==> inputs of run C <==
==> flow/design.v <==
`timescale 1ns / 1ps
module cla_slice_part(g,p,a,b);
 input a, b;
 output g;  
 output p;  
 assign g = a & b;
 assign p = a ^ b;
endmodule
module CarryPropagateGenerateUnit( g,p,a,b);
	input  [15:0] a,b;
	output [15:0] g,p;
	cla_slice_part s0(g[0],p[0],a[0],b[0]);
	cla_slice_part s1(g[1],p[1],a[1],b[1]);
	cla_slice_part s2(g[2],p[2],a[2],b[2]);
	cla_slice_part s3(g[3],p[3],a[3],b[3]);
	cla_slice_part s4(g[4],p[4],a[4],b[4]);
	cla_slice_part s5(g[5],p[5],a[5],b[5]);
	cla_slice_part s6(g[6],p[6],a[6],b[6]);
	cla_slice_part s7(g[7],p[7],a[7],b[7]);
	cla_slice_part s8(g[8],p[8],a[8],b[8]);
	cla_slice_part s9(g[9],p[9],a[9],b[9]);
	cla_slice_part s10(g[10],p[10],a[10],b[10]);
	cla_slice_part s11(g[11],p[11],a[11],b[11]);
	cla_slice_part s12(g[12],p[12],a[12],b[12]);
	cla_slice_part s13(g[13],p[13],a[13],b[13]);
	cla_slice_part s14(g[14],p[14],a[14],b[14]);
	cla_slice_part s15(g[15],p[15],a[15],b[15]);
endmodule
module SixteenBitSummationUnit(sum,p,carry,cin);
  input [14:0] carry;
  input cin;
  input [15:0] p;
  output [15:0] sum;
  assign sum[0] = p[0] ^ cin;
  assign sum[1] = p[1] ^ carry[0];
  assign sum[2] = p[2] ^ carry[1];
  assign sum[3] = p[3] ^ carry[2];
  assign sum[4] = p[4] ^ carry[3];
  assign sum[5] = p[5] ^ carry[4];
  assign sum[6] = p[6] ^ carry[5];
  assign sum[7] = p[7] ^ carry[6];
  assign sum[8] = p[8] ^ carry[7];
  assign sum[9] = p[9] ^ carry[8];
  assign sum[10] = p[10] ^ carry[9];
  assign sum[11] = p[11] ^ carry[10];
  assign sum[12] = p[12] ^ carry[11];
  assign sum[13] = p[13] ^ carry[12];
  assign sum[14] = p[14] ^ carry[13];
  assign sum[15] = p[15] ^ carry[14];
endmodule
module four_bit_block_cla(P,G,carry,p,g,cin);
	input [3:0] p,g;
	input cin;
	output [2:0] carry;
	output P,G;
	assign	carry[0] = 	g[0] |
											cin & p[0];
	assign	carry[1] =  g[1] |
											g[0] & p[1] |
											cin  &  p[0] & p[1];
	assign	carry[2] =  g[2] |
											g[1] & p[2] |
											g[0] & p [1] & p[2] |
											cin  & p[0] & p[1] & p[2];
	assign	P = p[0] & p[1] & p[2] & p[3];
	assign	G = g[3] | 
							g[2] & p[3] |
							g[1] & p[2] & p[3] |
							g[0] & p[1] & p[2] & p[3];
endmodule
module cla_16_two_level(sum,cout,a,b,cin);
	input [15:0] a, b;
	input cin;
	output [15:0] sum;
	output  cout;
	wire [15:0]   g, p,carry;  
	wire [3:0]  G,P;
	assign carry[3]  = G[0] | cin & P[0];
	assign carry[7]  = G[1] | G[0] & P[1] | cin & P[0] & P[1]; 
	assign carry[11] = G[2] |
										 G[1] & P[2] |
										 G[0] & P[1] & P[2] | 
										 cin  & P[0] & P[1] & P[2];
	assign cout = G[3] |
								G[2] & P[3] |
								G[1] & P[2] & P[3] |
								G[0] & P[1] & P[2] & P[3] |
								cin   & P[0] & P[1] & P[2] & P[3];
	CarryPropagateGenerateUnit   CPGU( g,p,a,b);
	four_bit_block_cla FBBC0(P[0],G[0],carry[2:0],p[3:0],g[3:0],cin);     
	four_bit_block_cla FBBC1(P[1],G[1],carry[6:4],p[7:4],g[7:4],carry[3]);   
	four_bit_block_cla FBBC2(P[2],G[2],carry[10:8],p[11:8],g[11:8],carry[7]);
	four_bit_block_cla FBBC3(P[3],G[3],carry[14:12],p[15:12],g[15:12],carry[11]); 
	SixteenBitSummationUnit TTBSU(sum,p,carry[14:0],cin);
endmodule
`timescale 1ns / 1ps
module xnew2(
	output reg [15:0] x,
	input [15:0] x0,
	input [15:0] y,
	input cin,
	input reset,
	input stop,
	input clk
	);
	wire [15:0] sum,a,b;
	wire cout;	 
	cla_16_two_level alu(sum,cout,a,b,cin);
	assign a=x;
	assign b=cin?(~y):y;
	always @(posedge clk)
	begin
		if(reset)
		begin
			x<=x0;
		end
		else
		begin
			if(!stop)
			begin
				x<=sum;
			end
			else
			begin
				x<=x;
			end
		end
	end
endmodule
`timescale 1ns / 1ps
module ynew2(
	output reg [15:0] y,
	input [15:0] y0,
	input [15:0] x,
	input cin,
	input reset,
	input stop,
	input clk
	);
	wire [15:0] sum,a,b;
	wire cout;	 
	cla_16_two_level alu(sum,cout,a,b,cin);
	assign a=y;
	assign b=cin?(~x):x;
	always @(posedge clk)
	begin
		if(reset)
		begin
			y<=y0;
		end
		else
		begin
			if(!stop)
			begin
				y<=sum;
			end
			else
			begin
				y<=y;
			end
		end	
	end
endmodule
`timescale 1ns / 1ps
module znew2(
	output reg [15:0] z,
	output zsign,
	input [15:0] z0,
	input [15:0] zrom,
	input cin,
	input reset,
	input stop,
	input clk
	);
	wire [15:0] sum,a,b;
	wire cout;	 
	cla_16_two_level alu(sum,cout,a,b,cin);
	assign a=z;
	assign b=cin?(~zrom):zrom;
	always @(posedge clk)
	begin
		if(reset)
		begin
			z<=z0;
		end
		else
		begin
			if(!stop)
				z<=sum;
			else
				z<=z;
		end	
	end
	assign zsign=z[15];
endmodule
`timescale 1ns / 1ps
module datapathnew2(
	output [15:0] x,
	output [15:0] y,
	input [15:0] z0,
	input [3:0] i,
	input reset,
	input stop,
	input clk
	); 
	parameter xinit=16'b0010_0110_1101_1101;	 
	parameter yinit=16'b0;
	reg [15:0] zrom_q;
	wire [15:0] xval,yval,zval;
	wire [15:0] x0,y0;
	wire [15:0] z;
	wire zsign;
	always @(*)
	begin
		case(i)
			4'd0: zrom_q=16'b0011_0010_0100_0011;
			4'd1: zrom_q=16'b0001_1101_1010_1100;
			4'd2: zrom_q=16'b0000_1111_1010_1101;
			4'd3: zrom_q=16'b0000_0111_1111_0101;
			4'd4: zrom_q=16'b0000_0011_1111_1110;
			4'd5: zrom_q=16'b0000_0001_1111_1111;
			4'd6: zrom_q=16'b0000_0000_1111_1111;
			4'd7: zrom_q=16'b0000_0000_0111_1111;
			4'd8: zrom_q=16'b0000_0000_0011_1111;
			4'd9: zrom_q=16'b0000_0000_0001_1111;
			4'd10: zrom_q=16'b0000_0000_0000_1111;
			4'd11: zrom_q=16'b0000_0000_0000_0111;
			4'd12: zrom_q=16'b0000_0000_0000_0011;
			4'd13: zrom_q=16'b0000_0000_0000_0001;
			4'd14: zrom_q=16'b0;
			4'd15: zrom_q=16'b0;
			default: zrom_q=16'b0;
		endcase
	end
	xnew2 xmod(x,x0,yval,xcin,reset,stop,clk);
	ynew2 ymod(y,y0,xval,ycin,reset,stop,clk);
	znew2 zmod(z,zsign,z0,zval,zcin,reset,stop,clk);
	assign x0=xinit;
	assign y0=yinit;
	assign xval=$signed(x)>>>i;
	assign yval=$signed(y)>>>i;
	assign zval=zrom_q;
	assign xcin=zsign?1'b0:1'b1;
	assign ycin=zsign?1'b1:1'b0;
	assign zcin=zsign?1'b0:1'b1;
endmodule
`timescale 1ns / 1ps
module cordic_sincos(
	input clk,
	input rst,
	input start,
	input [15:0] z0,
	output ready,
	output reg done,
	output [15:0] x,
	output [15:0] y
	);
	reg busy;
	reg [3:0] cnt;
	wire load;
	assign ready = ~busy;
	assign load = rst | (start & ~busy);
	always @(posedge clk)
	begin
		if(rst)
		begin
			busy <= 1'b0;
			cnt <= 4'd0;
			done <= 1'b0;
		end
		else
		begin
			done <= 1'b0;
			if(!busy)
			begin
				cnt <= 4'd0;
				if(start)
					busy <= 1'b1;
			end
			else
			begin
				cnt <= cnt + 4'd1;
				if(cnt == 4'd15)
				begin
					busy <= 1'b0;
					done <= 1'b1;
				end
			end
		end
	end
	datapathnew2 dp(x,y,z0,cnt,load,~busy,clk);
endmodule
==> flow/run.sh <==
#!/bin/bash
# the make line also repeats each setting of config.mk as NAME=value (left out here)
make -C /OpenROAD-flow-scripts/flow DESIGN_CONFIG=/design/flow/config.mk WORK_HOME=/design/flow/orfs CLKGATE_MAP_FILE= finish
==> flow/config.mk <==
export PLATFORM = sky130hd
export DESIGN_NAME = cordic_sincos
export DESIGN_NICKNAME = cordic_sincos
export VERILOG_FILES = /design/flow/design.v
export SDC_FILE = /design/flow/constraint.sdc
export NUM_CORES = 4
export LEC_CHECK = 0
export ABC_AREA = 1
export CAP_MARGIN = 20
export CORE_MARGIN = 2
export CORE_UTILIZATION = 67
export CTS_CLUSTER_DIAMETER = 29
export CTS_CLUSTER_SIZE = 74
export SLEW_MARGIN = 20
==> flow/constraint.sdc <==
create_clock -name core_clock -period 3.51 [get_ports {clk}]
set_input_delay 0.7020 -clock core_clock [delete_from_list [all_inputs] [get_ports {clk}]]
set_output_delay 0.7020 -clock core_clock [all_outputs]
set_load 0.01 [all_outputs]
==> inputs of run G, as changes to run C <==
Settings changed: CORE_UTILIZATION 67 to 72, CTS_CLUSTER_DIAMETER 29 to 388, CTS_CLUSTER_SIZE 74 to 89.
==> flow/constraint.sdc (replaced) <==
create_clock -name core_clock -period 2.36 [get_ports {clk}]
set_input_delay 0.4720 -clock core_clock [delete_from_list [all_inputs] [get_ports {clk}]]
set_output_delay 0.4720 -clock core_clock [all_outputs]
set_load 0.01 [all_outputs]
==> inputs of run R, as changes to run C <==
Settings changed: CORE_UTILIZATION 67 to 72, CTS_CLUSTER_DIAMETER 29 to default, CTS_CLUSTER_SIZE 74 to 72, PLACE_DENSITY_LB_ADDON from default to 0.03, SETUP_SLACK_MARGIN from default to 1.01.
==> flow/constraint.sdc (replaced) <==
create_clock -name core_clock -period 3.44 [get_ports {clk}]
set_input_delay 0.6880 -clock core_clock [delete_from_list [all_inputs] [get_ports {clk}]]
set_output_delay 0.6880 -clock core_clock [all_outputs]
set_load 0.01 [all_outputs]
==> inputs of run D, as changes to run C <==
Settings changed: ABC_AREA 1 to default, CORE_UTILIZATION 67 to 68, CTS_CLUSTER_SIZE 74 to default, SETUP_SLACK_MARGIN from default to 1.05.
==> flow/constraint.sdc (replaced) <==
create_clock -name core_clock -period 3.98 [get_ports {clk}]
set_input_delay 0.7960 -clock core_clock [delete_from_list [all_inputs] [get_ports {clk}]]
set_output_delay 0.7960 -clock core_clock [all_outputs]
set_load 0.01 [all_outputs]
==> results <==
Run R ended with an error in 5_1_grt (DPL-0038). Run C finished with timing, DRC and antenna clean. Run D produced a layout that fails on setup timing. Run G died in 4_1_cts, error DPL-0038. Against run D, the worst hold slack of run C is worse by 0.011 ns. In run D the critical path depth is lower than in run C, by 6. Against run D, the combinational power of run C is lower by 35%. Setup slack: run C is higher than run D (0.38 ns).
==> figures <==
|  | run D | run C | run G | run R |
|---|---|---|---|---|
| Placement Rows | 35 | 35 | 34 | 34 |
| Wire length on met1 | 7830 um | 7750 um | - | - |
| Worst skew pair latency | 0.37 ns | 0.35 ns | - | - |
| Via Count | 6,030 | 6,073 | - | - |
| Sequential cell count | 68 | 68 | - | - |
| Slew @ Worst Pin | 0.705 ns | 0.731 ns | - | - |
| Post-CTS Hold Fix Bufs | 0 | 0 | - | 0 |
| Status | finished with violations | complete, no violations | did not finish | did not finish |
| Failing step | - | - | 4_1_cts | 5_1_grt |
| Violated checks | setup timing | - | - | - |
| Clock slew seen by the registers of the worst setup and hold paths | 0.09 ns | 0.08 ns | - | - |
| Worst max-slew margin expressed relative to the limit | 0.529 | 0.512 | - | - |
Power figures rest on the tool's default switching activity, not on a simulated workload.
